## IOTDF
module IOTDF( clk, rst, in_en, iot_in, fn_sel, busy, valid, iot_out);
Size: about 4,000 cells after synthesis, ~400 flip-flops, about 140 I/O pins, about 36,000 µm² of cells after synthesis.
clock: 3.08 ns
lec_check: 0
abc_area: 1
cap_margin: 15
cell_pad_in_sites_detail_placement: 0
cell_pad_in_sites_global_placement: 1
core_aspect_ratio: 1.29
core_margin: 5
core_utilization: 24
cts_cluster_diameter: 380
gpl_routability_driven: 1
hold_slack_margin: 0.02
min_routing_layer: met1
place_density_lb_addon: 0.14
setup_slack_margin: 0.64
slew_margin: 20
run.sh (not shown) runs the stock make flow with config.mk's settings and CLKGATE_MAP_FILE=.
The starting point finished with setup timing left.
Edit:
==> flow/config.mk (replaced) <==
export PLATFORM = sky130hd
export DESIGN_NAME = IOTDF
export DESIGN_NICKNAME = IOTDF
export VERILOG_FILES = /design/flow/design.v
export SDC_FILE = /design/flow/constraint.sdc
export NUM_CORES = 4
export LEC_CHECK = 0
export ABC_AREA = 1
export CAP_MARGIN = 20
export CORE_MARGIN = 2
export CORE_UTILIZATION = 70
export CTS_CLUSTER_SIZE = 13
export HOLD_SLACK_MARGIN = -0.1
export MAX_ROUTING_LAYER = met4
export PLACE_DENSITY_LB_ADDON = 0.25
export SLEW_MARGIN = 20
==> flow/constraint.sdc (replaced) <==
create_clock -name core_clock -period 4.37 [get_ports {clk}]
set_input_delay 0.8740 -clock core_clock [delete_from_list [all_inputs] [get_ports {clk}]]
set_output_delay 0.8740 -clock core_clock [all_outputs]
set_load 0.01 [all_outputs]
- The new run failed in 5_1_grt (GRT-0116)
- area after synthesis stays the same
- die area shrinks by 66%
- synthesized cell count does not change
Edit:
==> flow/config.mk (replaced) <==
export PLATFORM = sky130hd
export DESIGN_NAME = IOTDF
export DESIGN_NICKNAME = IOTDF
export VERILOG_FILES = /design/flow/design.v
export SDC_FILE = /design/flow/constraint.sdc
export NUM_CORES = 4
export LEC_CHECK = 0
export CAP_MARGIN = 20
export CORE_MARGIN = 2
export CORE_UTILIZATION = 72
export CTS_CLUSTER_SIZE = 33
export PLACE_DENSITY = 0.95
export SLEW_MARGIN = 20
==> flow/constraint.sdc (replaced) <==
create_clock -name core_clock -period 4.5 [get_ports {clk}]
set_input_delay 0.9000 -clock core_clock [delete_from_list [all_inputs] [get_ports {clk}]]
set_output_delay 0.9000 -clock core_clock [all_outputs]
set_load 0.01 [all_outputs]
Result: This time the run reached the layout checks and failed them: setup timing. Die size went down by 5.2%. Area after synthesis went down by 2.6%. Synthesized cell count went down by 21%.
Edit:
--- a/flow/config.mk
+++ b/flow/config.mk
@@ -9,5 +9,4 @@
 export CORE_MARGIN = 2
-export CORE_UTILIZATION = 72
-export CTS_CLUSTER_SIZE = 33
-export PLACE_DENSITY = 0.95
+export CORE_UTILIZATION = 40
+export PLACE_DENSITY = 0.6
 export SLEW_MARGIN = 20
==> flow/constraint.sdc (replaced) <==
create_clock -name core_clock -period 10.0 [get_ports {clk}]
set_input_delay 2.0000 -clock core_clock [delete_from_list [all_inputs] [get_ports {clk}]]
set_output_delay 2.0000 -clock core_clock [all_outputs]
set_load 0.01 [all_outputs]
Effect: The new run completed without violations. Maximum frequency goes up by about 4.5%. Sequential share of layout area goes up by 2.1 points. Cell area goes down by about 8%. Routed wire length goes down by 35%. Area after synthesis is unchanged. Worst setup slack improved by 5.7 ns. Global-route usage goes down by 23 points. Sequential cell count does not change.
Edit:
--- a/flow/config.mk
+++ b/flow/config.mk
@@ -7,6 +7,14 @@
 export LEC_CHECK = 0
+export ABC_AREA = 1
 export CAP_MARGIN = 20
-export CORE_MARGIN = 2
-export CORE_UTILIZATION = 40
-export PLACE_DENSITY = 0.6
-export SLEW_MARGIN = 20
+export CORE_ASPECT_RATIO = 0.5
+export CORE_MARGIN = 8
+export CORE_UTILIZATION = 72
+export CTS_CLUSTER_DIAMETER = 294
+export CTS_CLUSTER_SIZE = 76
+export GPL_ROUTABILITY_DRIVEN = 0
+export HOLD_SLACK_MARGIN = 0.13
+export PLACE_DENSITY = 0.89
+export SETUP_SLACK_MARGIN = -0.95
+export SLEW_MARGIN = 40
+export TNS_END_PERCENT = 5
What happened:
- The changed run ended with an error in 5_1_grt (ODB-0269)
- synthesized cell count climbs by 26%
- die area drops by 36%
- synthesized area climbs by 2.7%
Edit:
==> flow/config.mk (replaced) <==
export PLATFORM = sky130hd
export DESIGN_NAME = IOTDF
export DESIGN_NICKNAME = IOTDF
export VERILOG_FILES = /design/flow/design.v
export SDC_FILE = /design/flow/constraint.sdc
export NUM_CORES = 4
export LEC_CHECK = 0
export CAP_MARGIN = 20
export CORE_MARGIN = 2
export CORE_UTILIZATION = 20
export PLACE_DENSITY = 0.6
export SLEW_MARGIN = 20
==> flow/constraint.sdc (replaced) <==
create_clock -name core_clock -period 5.16 [get_ports {clk}]
set_input_delay 1.0320 -clock core_clock [delete_from_list [all_inputs] [get_ports {clk}]]
set_output_delay 1.0320 -clock core_clock [all_outputs]
set_load 0.01 [all_outputs]
With this change the flow finished with timing, DRC and antenna clean.
Die size rose to 3.1 times its value.
Synthesized cell count went down by about 20%.
Synthesized area fell by 2.6%.

* * *

Starting RTL as in the previous note.
## IOTDF
module IOTDF( clk, rst, in_en, iot_in, fn_sel, busy, valid, iot_out);
clock: 5.95 ns
lec_check: 0
cap_margin: 0
core_margin: 2
core_utilization: 72
cts_cluster_diameter: 397
cts_cluster_size: 10
hold_slack_margin: 0.29
place_density: 0.89
setup_slack_margin: 1.78
slew_margin: 20
tns_end_percent: 10
The starting point produced a clean layout.
Edit:
- CAP_MARGIN: 0 -> 30
- CORE_UTILIZATION: 72 -> 71
- CTS_CLUSTER_DIAMETER: 397 -> not set
- CTS_CLUSTER_SIZE: 10 -> 39
- HOLD_SLACK_MARGIN: 0.29 -> not set
- MAX_ROUTING_LAYER: not set -> met4
- PLACE_DENSITY: 0.89 -> not set
- SETUP_SLACK_MARGIN: 1.78 -> not set
- TNS_END_PERCENT: 10 -> not set
- clock period: 5.95 -> 4.5 ns (I/O delays scaled with it)
What happened:
- The changed run finished but fails on setup timing
- cell area goes up by a few percent
- core utilization goes up by 2.7 points
- area after synthesis stays the same
- worst hold slack gains 0.0095 ns
- register-to-register slack loses 1.5 ns
- non-clock buffer count goes up by 109
- first-iteration DRC count goes up slightly
- sequential share of layout area goes down by 1.0 points
Edit:
- CAP_MARGIN: 30 -> 20
- CTS_CLUSTER_SIZE: 39 -> 33
- MAX_ROUTING_LAYER: met4 -> not set
- clock period: 4.5 -> 4.75 ns (I/O delays scaled with it)
=> With this change the flow finished with timing, DRC and antenna clean. Cell area fell by 5.6%. Register-to-register slack is better by 0.37 ns. Fmax rose by 2.5%. Synthesized area stays the same. Count of clock-buffer cells in the layout fell by 5. Wire length fell by 14%. Global-route usage fell by 3.1 points. Via count fell by 8.3%. Final cell count fell by 3.0%.
Edit:
- CTS_CLUSTER_SIZE: 33 -> 13
- MAX_ROUTING_LAYER: not set -> met4
- PLACE_DENSITY_LB_ADDON: not set -> 0.25
- clock period: 4.75 -> 4.37 ns (I/O delays scaled with it)
This time the run reached the layout checks and failed them: setup timing.
Die area does not change.
Global-route usage climbs by 5.7 points.
Edit:
- CORE_UTILIZATION: 71 -> 40
- CTS_CLUSTER_SIZE: 13 -> not set
- MAX_ROUTING_LAYER: met4 -> not set
- PLACE_DENSITY: not set -> 0.6
- PLACE_DENSITY_LB_ADDON: 0.25 -> not set
- clock period: 4.37 -> 5.16 ns (I/O delays scaled with it)
Result: The changed run completed without violations; routed wire length falls by a quarter to a third; area after synthesis is unchanged; final cell count rises slightly; worst hold slack degrades by 0.013 ns; non-clock buffer count falls by 437.

* * *

The RTL this note starts from:
==> flow/design.v <==
`timescale 1ns/10ps
module IOTDF( clk, rst, in_en, iot_in, fn_sel, busy, valid, iot_out);
input        clk;
input        rst;
input        in_en;
input  [7:0] iot_in;
input  [2:0] fn_sel;
output     busy;
output reg valid;
output reg [127:0] iot_out;
parameter GRAY2BIN = 3'b001; 
parameter FIR      = 3'b010; 
reg [9:0] counter;
reg [9:0] counter_delay1;
reg [9:0] counter_delay2;
reg [127:0] iot_data;
reg [127:0] prep_to_out;
reg [127:0] prep_to_output;
reg [127:0] wait_to;
always @(posedge clk or posedge rst) begin
    if(rst) begin
        counter <= 0;
    end else if(in_en) begin
        if (counter == 960) counter <= 0;
        else counter <= counter + 1;
    end else begin
        counter <= counter;
    end 
end
always @(posedge clk or posedge rst) begin
    if(rst) begin
        counter_delay1 <= 0;
        counter_delay2 <= 0;
    end else if(in_en) begin
        counter_delay1 <= counter;
        counter_delay2 <= counter_delay1;
    end else begin
        counter_delay1 <= counter_delay1;
        counter_delay2 <= counter_delay2;
    end
end
always @(posedge clk or posedge rst) begin
    if(rst) begin
        iot_data <= 0;
    end else if(in_en) begin
        iot_data[7:0] <= iot_in;
        iot_data[127:8] <= iot_data[119:0];
    end else begin
        iot_data <= iot_data;
    end
end
always @(posedge clk) begin
    if(!rst && in_en) begin
        wait_to <= iot_data;
    end else begin
        wait_to <= wait_to;
    end
end
integer idx;
always @(*) begin
    if(rst) begin
        prep_to_out = 0;
        prep_to_output = 0;
    end else if(in_en) begin
        if(fn_sel == GRAY2BIN) begin
            if (counter_delay1[3:0] == 15) begin
                prep_to_output = 0;
                prep_to_out[127] = iot_data[127];
                for (idx = 126; idx >= 0; idx = idx - 1) begin
                    prep_to_out[idx] = prep_to_out[idx + 1] ^ iot_data[idx];
                end
            end else begin
                prep_to_out = 0;
                prep_to_output = 0;
            end
        end else if(fn_sel == FIR) begin
            if (counter_delay1[3:0] == 15) begin
                prep_to_out = iot_data;
                prep_to_output = 0;
            end else if (counter_delay2[3:0] == 15) begin
                prep_to_out = wait_to;
                prep_to_output[127:120] = (((prep_to_out[127:120] * 8'd5) >> 3)+ 1) >> 1;
                prep_to_output[119:112] = ((((prep_to_out[119:112] * 8'd5)+(prep_to_out[127:120] * 8'd9)) >> 3)+ 1) >> 1;
                prep_to_output[111:104] = ((((prep_to_out[111:104] * 8'd5)+(prep_to_out[119:112] * 8'd9)+(prep_to_out[127:120] * 8'd2)) >>3)+ 1) >> 1;
                prep_to_output[103:96] = ((((prep_to_out[103:96] * 8'd5)+(prep_to_out[111:104] * 8'd9)+(prep_to_out[119:112] * 8'd2)) >>3)+ 1) >> 1;
                prep_to_output[95:88] = ((((prep_to_out[95:88] * 8'd5)+(prep_to_out[103:96] * 8'd9)+(prep_to_out[111:104] * 8'd2)) >>3)+ 1) >> 1;
                prep_to_output[87:80] = ((((prep_to_out[87:80] * 8'd5)+(prep_to_out[95:88] * 8'd9)+(prep_to_out[103:96] * 8'd2)) >>3)+ 1) >> 1;
                prep_to_output[79:72] = ((((prep_to_out[79:72] * 8'd5)+(prep_to_out[87:80] * 8'd9)+(prep_to_out[95:88] * 8'd2)) >>3)+ 1) >> 1;
                prep_to_output[71:64] = ((((prep_to_out[71:64] * 8'd5)+(prep_to_out[79:72] * 8'd9)+(prep_to_out[87:80] * 8'd2)) >>3)+ 1) >> 1;
                prep_to_output[63:56] = ((((prep_to_out[63:56] * 8'd5)+(prep_to_out[71:64] * 8'd9)+(prep_to_out[79:72] * 8'd2)) >>3)+ 1) >> 1;
                prep_to_output[55:48] = ((((prep_to_out[55:48] * 8'd5)+(prep_to_out[63:56] * 8'd9)+(prep_to_out[71:64] * 8'd2)) >>3)+ 1) >> 1;
                prep_to_output[47:40] = ((((prep_to_out[47:40] * 8'd5)+(prep_to_out[55:48] * 8'd9)+(prep_to_out[63:56] * 8'd2)) >>3)+ 1) >> 1;
                prep_to_output[39:32] = ((((prep_to_out[39:32] * 8'd5)+(prep_to_out[47:40] * 8'd9)+(prep_to_out[55:48] * 8'd2)) >>3)+ 1) >> 1;
                prep_to_output[31:24] = ((((prep_to_out[31:24] * 8'd5)+(prep_to_out[39:32] * 8'd9)+(prep_to_out[47:40] * 8'd2)) >>3)+ 1) >> 1;
                prep_to_output[23:16] = ((((prep_to_out[23:16] * 8'd5)+(prep_to_out[31:24] * 8'd9)+(prep_to_out[39:32] * 8'd2)) >>3)+ 1) >> 1;
                prep_to_output[15:8] = ((((prep_to_out[15:8] * 8'd5)+(prep_to_out[23:16] * 8'd9)+(prep_to_out[31:24] * 8'd2)) >>3)+ 1) >> 1;
                prep_to_output[7:0] = ((((prep_to_out[7:0] * 8'd5)+(prep_to_out[15:8] * 8'd9)+(prep_to_out[23:16] * 8'd2)) >>3)+ 1) >> 1;
            end else begin
                prep_to_out = 0;
                prep_to_output = 0;
            end
        end else begin
            prep_to_out = 0;
            prep_to_output = 0;
        end
    end else begin
        prep_to_out = 0;
        prep_to_output = 0;
    end
end
assign busy = 0;
always @(posedge clk or posedge rst) begin
    if(rst) begin
        valid <= 0;
    end else if(in_en) begin
        case(fn_sel)
            GRAY2BIN: begin
                if (counter_delay1[3:0] == 15) begin
                    valid <= 1;
                end else begin
                    valid <= 0;
                end
            end
            FIR: begin
                if (counter_delay2[3:0] == 15) begin
                    valid <= 1;
                end else begin
                    valid <= 0;
                end
            end
            default: begin
                valid <= 0;
            end
        endcase
    end
end
always @(posedge clk or posedge rst) begin
    if(rst) begin
        iot_out <= 0;
    end else if(in_en) begin
        case(fn_sel)
            GRAY2BIN: begin
                if (counter_delay1[3:0] == 15) begin
                    iot_out <= prep_to_out;
                end
            end
            FIR: begin
                if (counter_delay2[3:0] == 15) begin
                    iot_out <= prep_to_output;
                end 
            end
            default: begin
                iot_out <= 1'b0;
            end
        endcase
    end
end
endmodule
clock: 10.0 ns
lec_check: 0
abc_area: 1
cap_margin: 20
core_margin: 8
core_utilization: 72
cts_cluster_diameter: 294
cts_cluster_size: 76
gpl_routability_driven: 0
hold_slack_margin: 0.13
place_density: 0.89
setup_slack_margin: -0.95
slew_margin: 20
tns_end_percent: 80
The starting point did not get past 5_1_grt with GRT-0232.
Change:
ABC_AREA = default   (was 1)
CORE_MARGIN = 2   (was 8)
CTS_CLUSTER_DIAMETER = default   (was 294)
CTS_CLUSTER_SIZE = 36   (was 76)
GPL_ROUTABILITY_DRIVEN = default   (was 0)
HOLD_SLACK_MARGIN = -0.1   (was 0.13)
MAX_ROUTING_LAYER = met4   (was default)
PLACE_DENSITY = default   (was 0.89)
PLACE_DENSITY_LB_ADDON = 0.25   (was default)
SETUP_SLACK_MARGIN = default   (was -0.95)
TNS_END_PERCENT = default   (was 80)
clock period = 4.41 ns   (was 10.0 ns; I/O delays follow)
Outcome: The new run reached the layout checks and failed them: negative setup slack; die size drops by 12%; synthesized cell count drops by 21%; area after synthesis drops by 2.6%.
